// fm_lpr_fir
module fm_lpr_fir (
    input  logic        clock,
    input  logic        reset,
    input  logic [31:0] x_in,
    output logic        x_rd_en,
    input  logic        x_empty,
    output logic [31:0] y_out,
    input  logic        y_out_full,
    output logic        y_wr_en
);
Settings: LEC_CHECK=0, ABC_AREA=1, CAP_MARGIN=20, CELL_PAD_IN_SITES_DETAIL_PLACEMENT=2, CORE_MARGIN=2, CORE_UTILIZATION=25, CTS_CLUSTER_SIZE=98, GPL_ROUTABILITY_DRIVEN=1, PLACE_DENSITY=0.41, SLEW_MARGIN=20, TNS_END_PERCENT=30; clock period 7.57 ns.
run.sh (not shown) runs the stock make flow with config.mk's settings and CLKGATE_MAP_FILE=.
The starting point produced a layout that fails on setup timing.
Next try:
Settings changed: ABC_AREA 1 to unset, CELL_PAD_IN_SITES_DETAIL_PLACEMENT 2 to 1, CORE_UTILIZATION 25 to 40, CTS_CLUSTER_SIZE 98 to unset, GPL_ROUTABILITY_DRIVEN 1 to 0, PLACE_DENSITY 0.41 to unset, SETUP_SLACK_MARGIN set to 0.18, TNS_END_PERCENT 30 to unset.
Clock period 7.57 ns to 12.0 ns, I/O delays scaled along.
Effect:
- With this change the flow produced a clean layout
- utilization came out higher by 13 points
- die size came out lower by well over a third
Next try:
Settings changed: CELL_PAD_IN_SITES_DETAIL_PLACEMENT 1 to 2, CELL_PAD_IN_SITES_GLOBAL_PLACEMENT set to 2, CORE_ASPECT_RATIO set to 0.69, CORE_MARGIN 2 to 10, CORE_UTILIZATION 40 to 58, CTS_CLUSTER_DIAMETER set to 167, GPL_ROUTABILITY_DRIVEN 0 to 1, MAX_ROUTING_LAYER set to met4, SLEW_MARGIN 20 to 40.
=>
- Now the flow did not get past 3_5_place_dp
- area after synthesis is unchanged
- die size decreases by a quarter to a third
- synthesized cell count does not change
Next try:
Settings changed: CELL_PAD_IN_SITES_DETAIL_PLACEMENT 2 to unset, CELL_PAD_IN_SITES_GLOBAL_PLACEMENT 2 to unset, CORE_ASPECT_RATIO 0.69 to unset, CORE_MARGIN 10 to 2, CORE_UTILIZATION 58 to 68, CTS_CLUSTER_DIAMETER 167 to unset, CTS_CLUSTER_SIZE set to 25, GPL_ROUTABILITY_DRIVEN 1 to unset, MAX_ROUTING_LAYER met4 to unset, SETUP_SLACK_MARGIN 0.18 to unset, SLEW_MARGIN 40 to 20.
Clock period 12.0 ns to 7.82 ns, I/O delays scaled along.
Effect:
- The changed run completed, yet does not pass: setup timing
- die size came out lower by 20%
- synthesized area stays the same
- synthesized cell count stays the same
Next try:
Settings changed: CORE_UTILIZATION 68 to 72, CTS_CLUSTER_SIZE 25 to unset, SETUP_SLACK_MARGIN set to 0.91.
Clock period 7.82 ns to 7.63 ns, I/O delays scaled along.
The new run finished with setup timing left.
Hold slack is better by 0.015 ns.
First-iteration DRC count increases by a quarter to a third.
Worst setup slack is worse by 0.58 ns.
Synthesized area is unchanged.
Final cell count is about the same.
Via count increases by a few percent.
Wire length increases by a few percent.
Next try:
Settings changed: CORE_UTILIZATION 72 to 40, SETUP_SLACK_MARGIN 0.91 to unset.
Clock period 7.63 ns to 12.0 ns, I/O delays scaled along.
Result: The changed run produced a clean layout. Sequential cell count does not change. Wire length fell by 12%. Cell count grows by 5.0%. Cell area is lower by 6.7%. Clock-buffer cell count went up by 15.


The RTL this note starts from:
==> flow/design.v <==
module fir #(
    parameter TAPS = 32,
    parameter DECIMATION = 8,
    parameter DATA_SIZE = 32,
    parameter [TAPS*DATA_SIZE-1:0] GLOBAL_COEFF = '0,
    parameter UNROLL = 16
) (
    input   logic clock,
    input   logic reset,
    input   logic [DATA_SIZE-1:0] x_in,   
    output   logic x_rd_en,
    input  logic x_empty,
    output  logic y_wr_en,
    input   logic y_out_full,
    output  logic [DATA_SIZE-1:0] y_out 
);
typedef enum logic[2:0] {
    INIT, 
    COMPUTE, 
    WRITE
} state_t;
state_t state, next_state;
logic [0:TAPS-1] [DATA_SIZE-1:0] shift_reg;
logic [0:TAPS-1][DATA_SIZE-1:0] shift_reg_c;
logic [$clog2(DECIMATION)-1:0] decimation_counter, decimation_counter_c;
logic [$clog2(TAPS)-1:0] taps_counter, taps_counter_c;
logic [0:UNROLL-1][DATA_SIZE-1:0] tap_value, tap_value_c;
logic signed [0:UNROLL-1][DATA_SIZE-1:0] product, product_c;
logic [0:UNROLL-1][DATA_SIZE-1:0] y_sum, y_sum_c; 
logic last_cycle, last_cycle_c;
logic [$clog2(TAPS)-1:0] coefficient_counter, coefficient_counter_c;
logic [DATA_SIZE-1:0] total_sum;
logic [0:TAPS-1][DATA_SIZE-1:0] coeff;
assign coeff = GLOBAL_COEFF;
function logic signed [DATA_SIZE-1:0] DEQUANTIZE(logic signed [DATA_SIZE-1:0] val);
    if (val < 0) begin
        DEQUANTIZE = DATA_SIZE'(-(-val >>> 10));
    end else begin
        DEQUANTIZE = DATA_SIZE'(val >>> 10);
    end
endfunction
always_ff @(posedge clock or posedge reset) begin
    if (reset == 1'b1) begin
        state <= INIT;       
        product <= '0;
        last_cycle <= '0;
        coefficient_counter <= '0;
        taps_counter <= '0;        
        decimation_counter <= '0;       
        y_sum <= '0;
        tap_value <= '0;
        shift_reg <= '0;
    end else begin
        taps_counter <= taps_counter_c;
        coefficient_counter <= coefficient_counter_c;
        shift_reg <= shift_reg_c;
        state <= next_state;  
        y_sum <= y_sum_c;
        tap_value <= tap_value_c;
        product <= product_c;
        last_cycle <= last_cycle_c;        
        decimation_counter <= decimation_counter_c;
    end
end
always_comb begin
    next_state = state;
    x_rd_en = 1'b0;
    y_wr_en = 1'b0;
    decimation_counter_c = decimation_counter;
    shift_reg_c = shift_reg;
    taps_counter_c = taps_counter;
    y_sum_c = y_sum;
    tap_value_c = tap_value;
    product_c = product;
    last_cycle_c = last_cycle;
    coefficient_counter_c = coefficient_counter;
    total_sum = '0;
    y_out = '0;
    case(state)
        INIT: begin
            if (x_empty == 1'b0) begin
                x_rd_en = 1'b1;
                shift_reg_c[1:TAPS-1] = shift_reg[0:TAPS-2];
                shift_reg_c[0] = x_in;
                decimation_counter_c = decimation_counter + 1'b1;
                if (decimation_counter == DECIMATION - 1) begin
                    next_state = COMPUTE;
                    for (int i = 0; i < UNROLL; i++) begin
                        tap_value_c[i] = shift_reg_c[i];
                    end  
                    taps_counter_c = taps_counter + UNROLL;
                end else begin
                    next_state = INIT;
                end
            end
        end
        COMPUTE: begin
            if (last_cycle == 1'b0) begin
                for (int i = 0; i < UNROLL; i++) begin 
                    product_c[i] = $signed(tap_value[i]) * $signed(coeff[TAPS-coefficient_counter-i-1]);
                end
                if (taps_counter != UNROLL) begin
                    for (int i = 0; i < UNROLL; i++) begin
                        y_sum_c[i] = $signed(y_sum[i]) + DEQUANTIZE(product[i]);
                    end
                end
                taps_counter_c = taps_counter + UNROLL;
                coefficient_counter_c = coefficient_counter + UNROLL;
                for (int i = 0; i < UNROLL; i++)
                    tap_value_c[i] = shift_reg[taps_counter+i];
                if (taps_counter == 0) begin
                    last_cycle_c = 1'b1;
                end
            end else begin
                for (int i = 0; i < UNROLL; i++) begin
                    y_sum_c[i] = $signed(y_sum[i]) + DEQUANTIZE(product[i]);
                end  
                last_cycle_c = 1'b0;
                next_state = WRITE;
            end            
        end
        WRITE: begin
            if (y_out_full == 1'b0) begin
                y_wr_en = 1'b1;
                total_sum = '0;
                for (int i = 0; i < UNROLL; i++) begin
                    total_sum = $signed(total_sum) + $signed(y_sum[i]);
                end
                y_out = total_sum;
                taps_counter_c = '0;
                coefficient_counter_c = '0;
                decimation_counter_c = '0;
                y_sum_c = '0;
                next_state = INIT;
            end
        end
        default: begin
            next_state = INIT;
            x_rd_en = 1'bx;
            y_wr_en = 1'bx;
            y_out = 'x;
            decimation_counter_c = 'x;
            taps_counter_c = 'x;
            y_sum_c = 'x;
            shift_reg_c = 'x;
            product_c = 'x;
            last_cycle_c = 'x;
            coefficient_counter_c = 'x;
            tap_value_c = 'x;
        end
    endcase
end
endmodule
module fm_lpr_fir (
    input  logic        clock,
    input  logic        reset,
    input  logic [31:0] x_in,
    output logic        x_rd_en,
    input  logic        x_empty,
    output logic [31:0] y_out,
    input  logic        y_out_full,
    output logic        y_wr_en
);
localparam AUDIO_LPR_COEFF_TAPS = 32;
localparam [AUDIO_LPR_COEFF_TAPS*32-1:0] AUDIO_LPR_COEFFS = {
    32'hfffffffd, 32'hfffffffa, 32'hfffffff4, 32'hffffffed, 32'hffffffe5, 32'hffffffdf, 32'hffffffe2, 32'hfffffff3,
    32'h00000015, 32'h0000004e, 32'h0000009b, 32'h000000f9, 32'h0000015d, 32'h000001be, 32'h0000020e, 32'h00000243,
    32'h00000243, 32'h0000020e, 32'h000001be, 32'h0000015d, 32'h000000f9, 32'h0000009b, 32'h0000004e, 32'h00000015,
    32'hfffffff3, 32'hffffffe2, 32'hffffffdf, 32'hffffffe5, 32'hffffffed, 32'hfffffff4, 32'hfffffffa, 32'hfffffffd
};
fir #(
    .TAPS(AUDIO_LPR_COEFF_TAPS),
    .DECIMATION(8),
    .DATA_SIZE(32),
    .GLOBAL_COEFF(AUDIO_LPR_COEFFS),
    .UNROLL(4)
) fir_lpr_inst (
    .clock(clock),
    .reset(reset),
    .x_in(x_in),
    .x_rd_en(x_rd_en),
    .x_empty(x_empty),
    .y_out(y_out),
    .y_out_full(y_out_full),
    .y_wr_en(y_wr_en)
);
endmodule
make LEC_CHECK=0 CAP_MARGIN=20 CORE_MARGIN=2 CORE_UTILIZATION=40 SLEW_MARGIN=20 finish   # period 11.1 ns
The baseline passed the timing, DRC and antenna checks.
Change:
- CORE_UTILIZATION: 40 -> 72
- CTS_CLUSTER_DIAMETER: default -> 381
- MAX_ROUTING_LAYER: default -> met4
- PLACE_DENSITY_LB_ADDON: default -> 0.0
- SETUP_SLACK_MARGIN: default -> -0.5
- clock period: 11.1 -> 7.32 ns (I/O delays scaled with it)
After rerunning: The new run reached the layout checks and failed them: negative setup slack. Hold slack gains 0.045 ns. Wire length climbs by 9.2%. Global-route usage climbs by 22 points.
Change:
- CORE_UTILIZATION: 72 -> 70
- CTS_CLUSTER_DIAMETER: 381 -> default
- CTS_CLUSTER_SIZE: default -> 25
- MAX_ROUTING_LAYER: met4 -> default
- PLACE_DENSITY_LB_ADDON: 0.0 -> default
- SETUP_SLACK_MARGIN: -0.5 -> -0.44
- clock period: 7.32 -> 6.82 ns (I/O delays scaled with it)
The new run finished with negative setup slack left. Via count came out lower by 0.46%. Die area came out higher by 2.8%. Maximum frequency came out lower by about 1.2%. Design area came out higher by about 1%. Synthesized cell count does not change. Routed wire length came out higher by about 0.3%. Worst hold slack improved by 0.018 ns. Sequential share of layout area came out lower by 0.23 points. Synthesized area is unchanged.
Change:
- CAP_MARGIN: 20 -> 40
- CORE_UTILIZATION: 70 -> 72
- CTS_CLUSTER_SIZE: 25 -> 13
- SETUP_SLACK_MARGIN: -0.44 -> 0.95
- clock period: 6.82 -> 7.48 ns (I/O delays scaled with it)
Outcome: The changed run completed and failed the layout checks on negative setup slack; first-iteration DRC count rose by a little under a tenth; die area fell by a few percent; core utilization rose by 2.3 points; wire length rose slightly; fmax fell slightly; clock skew rose by 0.030 ns; setup slack is better by 0.62 ns; synthesized area does not change; final cell count fell slightly; design area barely changes.
Change:
- CAP_MARGIN: 40 -> 20
- CTS_CLUSTER_DIAMETER: default -> 355
- CTS_CLUSTER_SIZE: 13 -> default
- MAX_ROUTING_LAYER: default -> met4
- PLACE_DENSITY_LB_ADDON: default -> 0.0
- SETUP_SLACK_MARGIN: 0.95 -> 2.14
- clock period: 7.48 -> 7.32 ns (I/O delays scaled with it)
Result: The changed run finished with negative setup slack left. Non-clock buffer count came out lower by 20. Final area stays flat. Global-route usage is about the same. Core utilization is lower by 0.20 points. Via count decreases by 0.54%. Sequential cell count is unchanged.
